== run 1 ==
==> flow/design.v (excerpt) <==
module alpacacorn #(
	parameter ADR_WIDTH = 6,
	parameter DATA_WIDTH = 8
)(
	input wire clk_i,
	input wire rst_i,
	input wire [DATA_WIDTH-1:0] data_i,
	output wire [DATA_WIDTH-1:0] data_o,
	output wire [ADR_WIDTH-1:0] adr_o,
	output wire we_o
);
	wire carry_dat_ctr;
	wire [2-1:0] ctr_carrymux_ctr_dat;
	wire ctr_a_reg_en_ctr_dat;
	wire [1-1:0] ctr_marmux_ctr_adr;
	wire ctr_mar_reg_en_ctr_adr;
	wire ctr_pc_reg_en_ctr_adr;
	wire ctr_d_reg_en;
	wire [2-1:0] ctr_aluop_ctr_dat;
	reg [DATA_WIDTH-1:0] d_reg;
	always @(posedge clk_i) begin:seq
		if (rst_i) begin
			d_reg <= 0;
		end else begin
			if (ctr_d_reg_en) begin
				d_reg <= data_i;
			end
		end
	end
	ctr #(
		.ADR_WIDTH(ADR_WIDTH)
	) i_ctr (
		.clk_i(clk_i),
		.rst_i(rst_i),
		.carry_i(carry_dat_ctr),
		.op_i(d_reg[DATA_WIDTH-1:DATA_WIDTH-2]),
		.ctr_marmux_o(ctr_marmux_ctr_adr),
		.ctr_carrymux_o(ctr_carrymux_ctr_dat),
		.ctr_a_reg_en_o(ctr_a_reg_en_ctr_dat),
		.ctr_d_reg_en_o(ctr_d_reg_en),
		.ctr_mar_reg_en_o(ctr_mar_reg_en_ctr_adr),
		.ctr_pc_reg_en_o(ctr_pc_reg_en_ctr_adr),
		.ctr_aluop_o(ctr_aluop_ctr_dat),
		.ctr_we_o(we_o)
	);
	adr #(
		.ADR_WIDTH(ADR_WIDTH)
	) i_adr (
		.clk_i(clk_i),
		.rst_i(rst_i),
		.adr_i(d_reg[ADR_WIDTH-1:0]),
		.ctr_marmux_i(ctr_marmux_ctr_adr),
  ...
Settings: LEC_CHECK=0, ABC_AREA=0, CAP_MARGIN=40, CELL_PAD_IN_SITES_DETAIL_PLACEMENT=2, CORE_ASPECT_RATIO=0.68, CORE_MARGIN=7, CORE_UTILIZATION=27, CTS_CLUSTER_DIAMETER=291, GPL_ROUTABILITY_DRIVEN=1, GPL_TIMING_DRIVEN=0, MAX_ROUTING_LAYER=met4, PLACE_DENSITY=0.85, SETUP_SLACK_MARGIN=0.55, SLEW_MARGIN=20; clock period 2.24 ns.
run.sh (not shown) runs the stock make flow with config.mk's settings and CLKGATE_MAP_FILE=.
## Diff of input files: run 2 against run 1
# run 1
export LEC_CHECK = 0
export ABC_AREA = 0
export CAP_MARGIN = 40
export CELL_PAD_IN_SITES_DETAIL_PLACEMENT = 2
export CORE_ASPECT_RATIO = 0.68
export CORE_MARGIN = 7
export CORE_UTILIZATION = 27
export CTS_CLUSTER_DIAMETER = 291
export GPL_ROUTABILITY_DRIVEN = 1
export GPL_TIMING_DRIVEN = 0
export MAX_ROUTING_LAYER = met4
export PLACE_DENSITY = 0.85
export SETUP_SLACK_MARGIN = 0.55
export SLEW_MARGIN = 20
create_clock -name core_clock -period 2.24 [get_ports {clk_i}]
# run 2
export LEC_CHECK = 0
export CAP_MARGIN = 20
export CORE_MARGIN = 2
export CORE_UTILIZATION = 22
export SLEW_MARGIN = 20
create_clock -name core_clock -period 2.69 [get_ports {clk_i}]
Notes after the runs:
- Run 2 has completed all stages; timing, DRC and antenna checks passed.
- Run 2 vs run 1 on power drawn by the combinational cells: run 2 is the lower one.
- Per the comparison of run 2 with run 1, layout overhead on the synthesized area saw a decrease; clock insertion delay at the later pin of the skew report saw little to no change; switching fraction of total power saw a decrease; total design power saw a decrease.
- Run 2 ended with more minimum period implied by the final worst setup slack than run 1.
- Between run 1 and run 2, the final cell count does not differ in any meaningful way.
Inputs modified between run 2 and run 3:
# run 2
export LEC_CHECK = 0
export CAP_MARGIN = 20
export CORE_MARGIN = 2
export CORE_UTILIZATION = 22
export SLEW_MARGIN = 20
create_clock -name core_clock -period 2.69 [get_ports {clk_i}]
# run 3
export LEC_CHECK = 0
export ABC_AREA = 0
export CAP_MARGIN = 20
export CORE_MARGIN = 2
export CORE_UTILIZATION = 71
export CTS_CLUSTER_DIAMETER = 200
export CTS_CLUSTER_SIZE = 19
export SETUP_SLACK_MARGIN = 0.44
export SLEW_MARGIN = 20
create_clock -name core_clock -period 1.73 [get_ports {clk_i}]
==> results <==
- In the summary table, run 3 is marked failed, with error DPL-0038 raised in clock tree synthesis (4_1_cts).
- Between run 2 and run 3, number of rows created at floorplan is higher for run 2, run 3 comes in under that.
- [run 3] worst setup slack before clock tree synthesis fell 820 ps relative to run 2
- Sort run 2 and run 3 by chip area asc -> top: run 3
- Run 3 -> run 2: async set-or-reset flop fraction in the synthesized netlist delta 0, exact match

---

alpacacorn again, from the RTL that the note above started with.
export LEC_CHECK = 0
export ABC_AREA = 1
export CAP_MARGIN = 0
export CORE_ASPECT_RATIO = 0.72
export CORE_MARGIN = 2
export CORE_UTILIZATION = 72
export CTS_CLUSTER_DIAMETER = 360
export CTS_CLUSTER_SIZE = 15
export HOLD_SLACK_MARGIN = 0.3
export PLACE_DENSITY_LB_ADDON = 0.13
export SETUP_SLACK_MARGIN = 0.16
export SLEW_MARGIN = 20
create_clock -name core_clock -period 0.543 [get_ports {clk_i}]
The first run did not get past global placement on FLW-0024.
Then changed:
Settings changed: ABC_AREA 1 to not set, CAP_MARGIN 0 to 20, CORE_ASPECT_RATIO 0.72 to not set, CORE_UTILIZATION 72 to 56, CTS_CLUSTER_DIAMETER 360 to not set, CTS_CLUSTER_SIZE 15 to not set, HOLD_SLACK_MARGIN 0.3 to not set, PLACE_DENSITY_LB_ADDON 0.13 to not set, SETUP_SLACK_MARGIN 0.16 to 0.36.
Clock period 0.543 ns to 1.24 ns, I/O delays scaled along.
Outcome:
- With this change the flow aborted during global routing on DPL-0038
- die area rose by 21%
- synthesized cell count shrinks by 18%
- area after synthesis is lower by 4.1%
Then changed:
Settings changed: CORE_UTILIZATION 56 to 40, CTS_CLUSTER_DIAMETER set to 376, GPL_TIMING_DRIVEN set to 0, MAX_ROUTING_LAYER set to met4, SETUP_SLACK_MARGIN 0.36 to not set.
Clock period 1.24 ns to 2.5 ns, I/O delays scaled along.
Result: With this change the flow produced a clean layout. Synthesized cell count does not change. Area after synthesis does not change. Die area rises by 37%.
Power figures rest on the tool's default switching activity, not on a simulated workload.
